== build 22 ==
## conv
module conv (
input [4:0] stride,
input  conv_enable, 
output reg [18:0] address1 , address2, write_address,
output reg end_reach, full_conv_end, dot_sum_end,
input clk,
input reset,
input [9:0] w1 ,h1,w2,h2,
output reg [9:0] width, height
  );
reg [9:0] H1_index_outer , V1_index_outer ;
reg [5:0]	v1_index_inner , h1_index_inner ;
reg dot_sum_start ;
always @ (posedge clk) begin	 
		if (reset) begin
			H1_index_outer = 0;
			V1_index_outer = 0;
			v1_index_inner = 0;
			h1_index_inner = 0;
			address1 = 0;
			address2 = 0;
			write_address = 0;
			end_reach = 0;
			dot_sum_end = 0;
			dot_sum_start = 1;
			full_conv_end = 0;
			width = 0;
			height = 0;
		end
		else if (conv_enable) begin
				if (dot_sum_start) begin
						v1_index_inner = 0;
						h1_index_inner = 0;
						dot_sum_start = 0;
						dot_sum_end =0;
				end	
				if (!full_conv_end) begin
					address1 = address1 + 2'b01;
					h1_index_inner = h1_index_inner + 2'b01 ;
					if (h1_index_inner == w2) begin			 
						v1_index_inner = v1_index_inner + 1;
						h1_index_inner = 6'b0;								
						address1 = (v1_index_inner + V1_index_outer )* w1 + H1_index_outer;
					end	
					if (v1_index_inner == h2) begin			 
						H1_index_outer = H1_index_outer + stride;
						address1 = V1_index_outer * w1 + H1_index_outer ;
						dot_sum_start = 1;
						dot_sum_end =1;
						v1_index_inner = 6'b0;
					end
					if ((H1_index_outer + w2) > w1	) begin		 
						width = H1_index_outer;
						dot_sum_start = 1;
						V1_index_outer = V1_index_outer + stride;
						H1_index_outer = 10'b0000000000;
  ...
For scale: roughly 2900 cells after synthesis.
export LEC_CHECK = 0
export CAP_MARGIN = 0
export CELL_PAD_IN_SITES_GLOBAL_PLACEMENT = 0
export CORE_ASPECT_RATIO = 0.73
export CORE_MARGIN = 2
export CORE_UTILIZATION = 68
export CTS_CLUSTER_DIAMETER = 192
export CTS_CLUSTER_SIZE = 33
export SETUP_SLACK_MARGIN = -0.76
export SLEW_MARGIN = 20
create_clock -name core_clock -period 11.4 [get_ports {clk}]
run.sh (not shown) runs the stock make flow with config.mk's settings and CLKGATE_MAP_FILE=.
Build 22 had finished all stages when the layout checks came back failing, citing setup timing.
Changes in build 81 relative to build 22:
- CORE_ASPECT_RATIO: 0.73 -> unset
- CELL_PAD_IN_SITES_GLOBAL_PLACEMENT: 0 -> unset
- CTS_CLUSTER_DIAMETER: 192 -> unset
- CORE_UTILIZATION: 68 -> 65
- CTS_CLUSTER_SIZE: 33 -> unset
- MAX_ROUTING_LAYER: unset -> met4
- CAP_MARGIN: 0 -> 20
- SETUP_SLACK_MARGIN: -0.76 -> unset
- the clock period (ns, I/O delays scaled along): 11.4 -> 8.8
[summary]
Of build 81 and build 22, the run reporting the lower area overhead of the layout relative to synthesis was build 22.
Build 81 reports its endpoint of the worst setup timing path as height[4]$_SDFFE_PP0P_ while build 22 reports height[1]$_SDFFE_PP0P_.
Build 81: maximum number of pins on one net before global-route repair higher than build 22
[flow] build 81 | stages: complete | final checks: fail | reason: setup timing
According to the power report, total power for build 81 is higher than for build 22.
Build 22 has a higher sequential fraction of total cell area than build 81.
Changes observed in build 81 relative to build 22: post-layout net count rose about 12%; number of setup buffers added after CTS rose 35; period utilization rose 6.1 points; vias per cell fell about 2%; routed wire length rose 11000 microns.
What build 73 does differently from build 81 at the input level:
- CORE_UTILIZATION changed from 65 to 40
- MAX_ROUTING_LAYER removed (was met4)
- the clock period (ns, I/O delays scaled along) changed from 8.8 to 10.6
Build 73 went all the way through synthesis, placement and routing and the layout is clean on timing, DRC and antenna. Summary of the comparison: layout buffering overhead excluding clock cells is lower in build 73, relative to build 81. Build 73 vs build 81, area growth from synthesis to layout went down by 14 points. Across both runs, global-route usage was lower for build 73 than for build 81. Build 81 vs build 73, launch point of the critical path: w2[4] vs stride[0].
The inputs of build 60 differ from those of build 73 as listed below.
- CORE_UTILIZATION changed from 40 to 52
Findings:
For cell count along the critical path, dividing the value from build 73 by the value from build 60 gives 0.854.
Going from build 73 to build 60, detailed-routed wire length on met3 grew by a few percent.
Compare build 73 and build 60 | shortest period the worst path allows lower: build 73
Internal power component shrinks slightly when moving from build 73 to build 60.
Diff build 73..build 60 | final count of pins violating max slew | unchanged
On build 60: worst hold slack is 0.0031 ns lower than what build 73 gave.
Of build 73 and build 60, build 60 shows the lower clock-buffer cell count, with build 73 above it.
Comparing the two runs side by side, build 60 comes out behind build 73 on fmax.
Capturing element of the worst setup path = height[0]$_SDFFE_PP0P_: build 73; capturing element of the worst setup path = height[8]$_SDFFE_PP0P_: build 60
Utilization of the core after routing in build 60 is 14 points higher than in build 73
Non-clock buffer total of the final layout shrinks by more than 10% when moving from build 73 to build 60.

---

== P ==
Starting RTL as in the previous note.
export LEC_CHECK = 0
export CAP_MARGIN = 20
export CORE_MARGIN = 2
export CORE_UTILIZATION = 68
export CTS_CLUSTER_DIAMETER = 63
export CTS_CLUSTER_SIZE = 61
export MAX_ROUTING_LAYER = met4
export SLEW_MARGIN = 20
export TNS_END_PERCENT = 5
create_clock -name core_clock -period 8.79 [get_ports {clk}]
P had finished all stages when the layout checks came back failing, citing negative setup slack.
Inputs modified between P and Q:
Settings: CTS_CLUSTER_DIAMETER removed (was 63); CTS_CLUSTER_SIZE removed (was 61); CORE_UTILIZATION changed from 68 to 40; TNS_END_PERCENT removed (was 5); MAX_ROUTING_LAYER removed (was met4); the clock period (ns, I/O delays scaled along) changed from 8.79 to 5.94.
Findings:
NOTE area of all placed cells without fillers P->Q increased by a few percent
Of P and Q, the higher worst hold slack across all endpoints belongs to P.
For via count, dividing the value from Q by the value from P gives 0.877.
[compare] base=P new=Q: sequential logic power increased by about 50% relative to the old numbers; wire length down about 16%.
The worst slack at placement of Q is lower than that of P.
The flow completed for Q, but it is not clean: the layout still shows negative setup slack.
Comparing P and Q, the lower clock-buffer cell count is on Q.
Delta(worst path setup slack after routing, Q - P) < 0
Modified inputs, R compared to Q
Settings: an added CTS_CLUSTER_SIZE of 98; an added TNS_END_PERCENT of 15; an added CTS_CLUSTER_DIAMETER of 390; a change of the clock period (ns, I/O delays scaled along) from 5.94 to 11.0.
### Flow results
Both conditions hold for R: the flow ran to the end and the final layout passed the timing, DRC and antenna checks. Q leaves less setup margin than R. Comparing R and Q, setup TNS after final layout is lower on Q. Delta (R minus Q): number of buffers inserted to repair setup after CTS fell by 15, final setup violation count fell by 94. Lower first-pass GRT wire length was reported by R, not Q. Changes observed in R relative to Q: internal power contribution has decreased, design area -about 15%, sequential cell count essentially unchanged, largest net degree at the start of global routing up about 30%.
diff inputs: R => S
Settings: CELL_PAD_IN_SITES_GLOBAL_PLACEMENT now 3, previously not set; TNS_END_PERCENT no longer set, was 15.
Results
The minimum setup slack after placement of S was inferior to that of R. From R to S the numbers moved as follows: final critical path time including I/O delays and setup fell by 39 ps; number of global-route vias before repair fell by 1.3%; cell-internal power fell by 0.013 mW. S: maximum resistive drop on vdd 0.000022 V below R. Detail-routed net length per standard cell (S / R): 1.05. S vs. R: share of the clock period used by the worst path after layout went down by 0.36 points. No stage failed in S, and the final checks on the layout all came back clean. No stage failed in R, and the final checks on the layout all came back clean.
Relative to S, the following input files were edited for T:
Settings: clearing CTS_CLUSTER_DIAMETER, which used to be 390; clearing CTS_CLUSTER_SIZE, which used to be 98; clearing CELL_PAD_IN_SITES_GLOBAL_PLACEMENT, which used to be 3.
Results
- Summary of T over S: instance count on the critical path lower; fraction of the cycle the final worst path needs higher; post-place instance area higher; aggregate routed wire length lower.
- Compared to S, T has area added between synthesis and finish 0.37 points higher.
- T vs S: final area up in T
- Of the two candidates, S has the worse power after layout and T the better one.
- Comparing S and T, depth of the most critical reg-to-reg path is higher on T.
- Diff T..S | clock edge transition at the registers on the reported setup and hold paths | negligible
- T reports its endpoint of the most critical setup path as height[6] while S reports height[7].

---

Setup of lagoon:
The RTL this note starts from:
==> flow/design.v <==
`timescale 1ns / 1ps
module conv (
input [4:0] stride,
input  conv_enable, 
output reg [18:0] address1 , address2, write_address,
output reg end_reach, full_conv_end, dot_sum_end,
input clk,
input reset,
input [9:0] w1 ,h1,w2,h2,
output reg [9:0] width, height
  );
reg [9:0] H1_index_outer , V1_index_outer ;
reg [5:0]	v1_index_inner , h1_index_inner ;
reg dot_sum_start ;
always @ (posedge clk) begin	 
		if (reset) begin
			H1_index_outer = 0;
			V1_index_outer = 0;
			v1_index_inner = 0;
			h1_index_inner = 0;
			address1 = 0;
			address2 = 0;
			write_address = 0;
			end_reach = 0;
			dot_sum_end = 0;
			dot_sum_start = 1;
			full_conv_end = 0;
			width = 0;
			height = 0;
		end
		else if (conv_enable) begin
				if (dot_sum_start) begin
						v1_index_inner = 0;
						h1_index_inner = 0;
						dot_sum_start = 0;
						dot_sum_end =0;
				end	
				if (!full_conv_end) begin
					address1 = address1 + 2'b01;
					h1_index_inner = h1_index_inner + 2'b01 ;
					if (h1_index_inner == w2) begin			 
						v1_index_inner = v1_index_inner + 1;
						h1_index_inner = 6'b0;								
						address1 = (v1_index_inner + V1_index_outer )* w1 + H1_index_outer;
					end	
					if (v1_index_inner == h2) begin			 
						H1_index_outer = H1_index_outer + stride;
						address1 = V1_index_outer * w1 + H1_index_outer ;
						dot_sum_start = 1;
						dot_sum_end =1;
						v1_index_inner = 6'b0;
					end
					if ((H1_index_outer + w2) > w1	) begin		 
						width = H1_index_outer;
						dot_sum_start = 1;
						V1_index_outer = V1_index_outer + stride;
						H1_index_outer = 10'b0000000000;
						address1 = V1_index_outer * w1;
					end
					if (address1 == h1*w1 ) 		full_conv_end = 1;		 
					if ((address1 + 1) == h1*w1 ) 		height = V1_index_outer + 1;
					address2 = v1_index_inner*w2 + h1_index_inner;
					if (dot_sum_start)	write_address	= write_address + 1;
				end
		end
    end
endmodule 
make LEC_CHECK=0 CAP_MARGIN=20 CELL_PAD_IN_SITES_DETAIL_PLACEMENT=1 CELL_PAD_IN_SITES_GLOBAL_PLACEMENT=1 CORE_ASPECT_RATIO=0.73 CORE_MARGIN=2 CORE_UTILIZATION=52 CTS_CLUSTER_DIAMETER=192 CTS_CLUSTER_SIZE=21 GPL_ROUTABILITY_DRIVEN=0 GPL_TIMING_DRIVEN=1 HOLD_SLACK_MARGIN=-0.1 PLACE_DENSITY=0.52 SLEW_MARGIN=20 TNS_END_PERCENT=85 finish   # period 7.38 ns
FAIL lagoon @ clock tree synthesis: tool exited with error
#### Input delta (cedar over lagoon)
Settings: changing CORE_UTILIZATION from 52 to 36; removing GPL_ROUTABILITY_DRIVEN (formerly 0); removing GPL_TIMING_DRIVEN (formerly 1); removing HOLD_SLACK_MARGIN (formerly -0.1); changing PLACE_DENSITY from 0.52 to 0.57; removing CELL_PAD_IN_SITES_DETAIL_PLACEMENT (formerly 1); changing CAP_MARGIN from 20 to 0; changing CTS_CLUSTER_SIZE from 21 to 59; removing TNS_END_PERCENT (formerly 85); changing the clock period (ns, I/O delays scaled along) from 7.38 to 16.8.
==> results <==
- Relative to lagoon, the HPWL reported at the end of detailed placement of cedar is lower by about 27%.
- Re number of placed instances with taps included: cedar and lagoon aren't equal, and the lower value belongs to cedar.
- Diff lagoon..cedar | fraction of the mapped netlist area in simple logic gates | unchanged
- cedar vs lagoon: core area up by more than a quarter
- Per the final summary, cedar finished and its layout is clean on timing, DRC and antenna.
Modified inputs, onyx compared to cedar
Settings: removing PLACE_DENSITY (formerly 0.57); setting SETUP_SLACK_MARGIN to 3.23 for the first time; changing CORE_UTILIZATION from 36 to 57; changing CELL_PAD_IN_SITES_GLOBAL_PLACEMENT from 1 to 0; changing the clock period (ns, I/O delays scaled along) from 16.8 to 11.4.
Findings:
- NOTE: wire length of the first global-routing pass in onyx falls short of that of cedar
- Relative to cedar, the proportion of cell area occupied by multi-input gates of onyx is lower by 2.0 points.
- Going from cedar to onyx, the required time reported for the critical path endpoint was found to have gone down by 5380 ps.
- Across cedar and onyx, none had a timing, DRC or antenna violation.
- Per the comparison of onyx with cedar, total power after layout higher, proportion of power drawn by the clock network lower, worst hold slack higher.
- Compare cedar and onyx | combinational group share of total power lower: cedar
- Aggregate routed wire length was lower in the run labelled onyx.
Changes in juniper relative to onyx:
Settings: putting PLACE_DENSITY at 0.65 where nothing was set; swapping 57 for 72 in CORE_UTILIZATION; clearing SETUP_SLACK_MARGIN, which used to be 3.23; putting MAX_ROUTING_LAYER at met4 where nothing was set; swapping 0.73 for 1.04 in CORE_ASPECT_RATIO; swapping 192 for 25 in CTS_CLUSTER_DIAMETER; swapping 11.4 for 9.06 in the clock period (ns, I/O delays scaled along).
Findings:
- global routing: juniper exited with error
- Looking only at core utilization at floorplan, and setting everything else aside, the lower value of onyx and juniper goes to onyx.
- The post-placement setup slack of juniper was inferior to that of onyx.
- Taking onyx as the reference, in juniper count of placed standard cells including taps moved up; post-CTS repair timing setup buffer count moved down; area of placed instances moved up; placer's final routability congestion estimate moved up.

---

== willow ==
RTL: the design.v shown in full above, as it stands there.
make LEC_CHECK=0 CAP_MARGIN=20 CORE_MARGIN=2 CORE_UTILIZATION=72 CTS_CLUSTER_DIAMETER=142 CTS_CLUSTER_SIZE=38 PLACE_DENSITY_LB_ADDON=0.01 SETUP_SLACK_MARGIN=2.49 SLEW_MARGIN=20 finish   # period 8.67 ns
Status(willow) = ERROR, stage = global routing (5_1_grt)
diff inputs: willow => harbor
Settings: CTS_CLUSTER_DIAMETER removed (was 142); CTS_CLUSTER_SIZE removed (was 38); CORE_UTILIZATION changed from 72 to 11; PLACE_DENSITY_LB_ADDON removed (was 0.01); SETUP_SLACK_MARGIN removed (was 2.49); the clock period (ns, I/O delays scaled along) changed from 8.67 to 13.7.
## What came out
harbor finished every step from synthesis to the final layout, and the layout passed the timing, DRC and antenna checks.
For site row count, dividing the value from willow by the value from harbor gives 0.39.
Diff harbor..willow | share of synthesized cell area in and, or, nand and nor gates | unchanged
harbor vs willow: placer congestion estimate down
Diff harbor..willow | number of I/O pins | unchanged
Compound-gate portion of the synthesized area came out exactly the same in harbor and willow.
Clock sink total: harbor vs willow identical
Diff harbor..willow | maximum level of the CTS H-tree | unchanged
Post-CTS repair timing setup buffer count (lower): harbor
Side by side, die area turned out higher in harbor than in willow.
Modified inputs, amber compared to harbor
Settings: CORE_UTILIZATION: 11 -> 58; the clock period (ns, I/O delays scaled along): 13.7 -> 8.79.
==> results <==
- Status amber: flow complete, layout not clean - setup timing
- harbor | stages: all done | timing, DRC, antenna: all pass
- Changes observed in amber relative to harbor: arrival time at the worst endpoint fell 3.48 ns, total negative slack went down 3.42 ns, number of buffers outside the clock class in the layout moved up, total design power rose 100%.
- Sequential power in amber vs harbor: up 55%
- Switching part of the total power for amber is lower than for harbor.
- amber: worst setup slack lower than harbor
- Higher hold slack goes to harbor over amber.
- Topmost layer with routed signal wires = met5: harbor; topmost layer with routed signal wires = met4: amber
- Global-route met2 utilization sits higher in amber than in harbor.
Inputs modified between amber and tundra:
Settings: swapping 8.79 for 5.9 in the clock period (ns, I/O delays scaled along).
--- outcome ---
- tundra: flow complete, layout not clean; failing: setup timing
- Comparing global-route usage for tundra and amber, the smaller number came from tundra.
- Diff amber -> tundra: final worst clock skew held steady, largest stage delay on the critical path shrank by 0.10 ns.
- Between amber and tundra, combinational fraction of design power increased.
- Relative to amber, fraction of cell area in non-clock buffers increased by 3.6 points in tundra.
- Of the two candidates, amber has the better setup slack and tundra the worse one.
- tundra: count of cells resized by post-cts repair lower than amber
- For the final net count, tundra came in 173 higher than amber did.
Inputs modified between tundra and zinc:
Settings: a change of the clock period (ns, I/O delays scaled along) from 5.9 to 8.5.
## What came out
Although it ran to completion, zinc produced a layout that fails the final checks because of setup timing.
Diff zinc..tundra | non-clock inverter instance count of the final layout | unchanged
Diff tundra -> zinc: fill cell total of the finished layout rose 426; total power after layout dropped about 35%; hold slack stayed essentially flat; estimated wirelength of the detail-placed design decreased by about 0.9% relative to the old numbers; part of the cycle the worst path needs went down by 43 points.
Per the comparison of zinc with tundra, xor/xnor share of the synthesized area held steady; critical path buffer and inverter count -6; global-route wire length before repair grew by 4.7 mm.
#### Input delta (xenon over zinc)
Settings: PLACE_DENSITY now 0.93, previously not set; HOLD_SLACK_MARGIN now 0.07, previously not set; CORE_UTILIZATION now 40, was 58; the clock period (ns, I/O delays scaled along) now 11.0, was 8.5.
## What came out
xenon finished all stages; the layout is clean. The number of antenna violations at the first check in global routing of xenon exceeds that of zinc by 3. Across both runs, area taken by flip-flops and latches was lower for xenon than for zinc. xenon -> zinc: max-capacitance violation count delta 0, exact match.
Power and IR drop assume default switching activity.
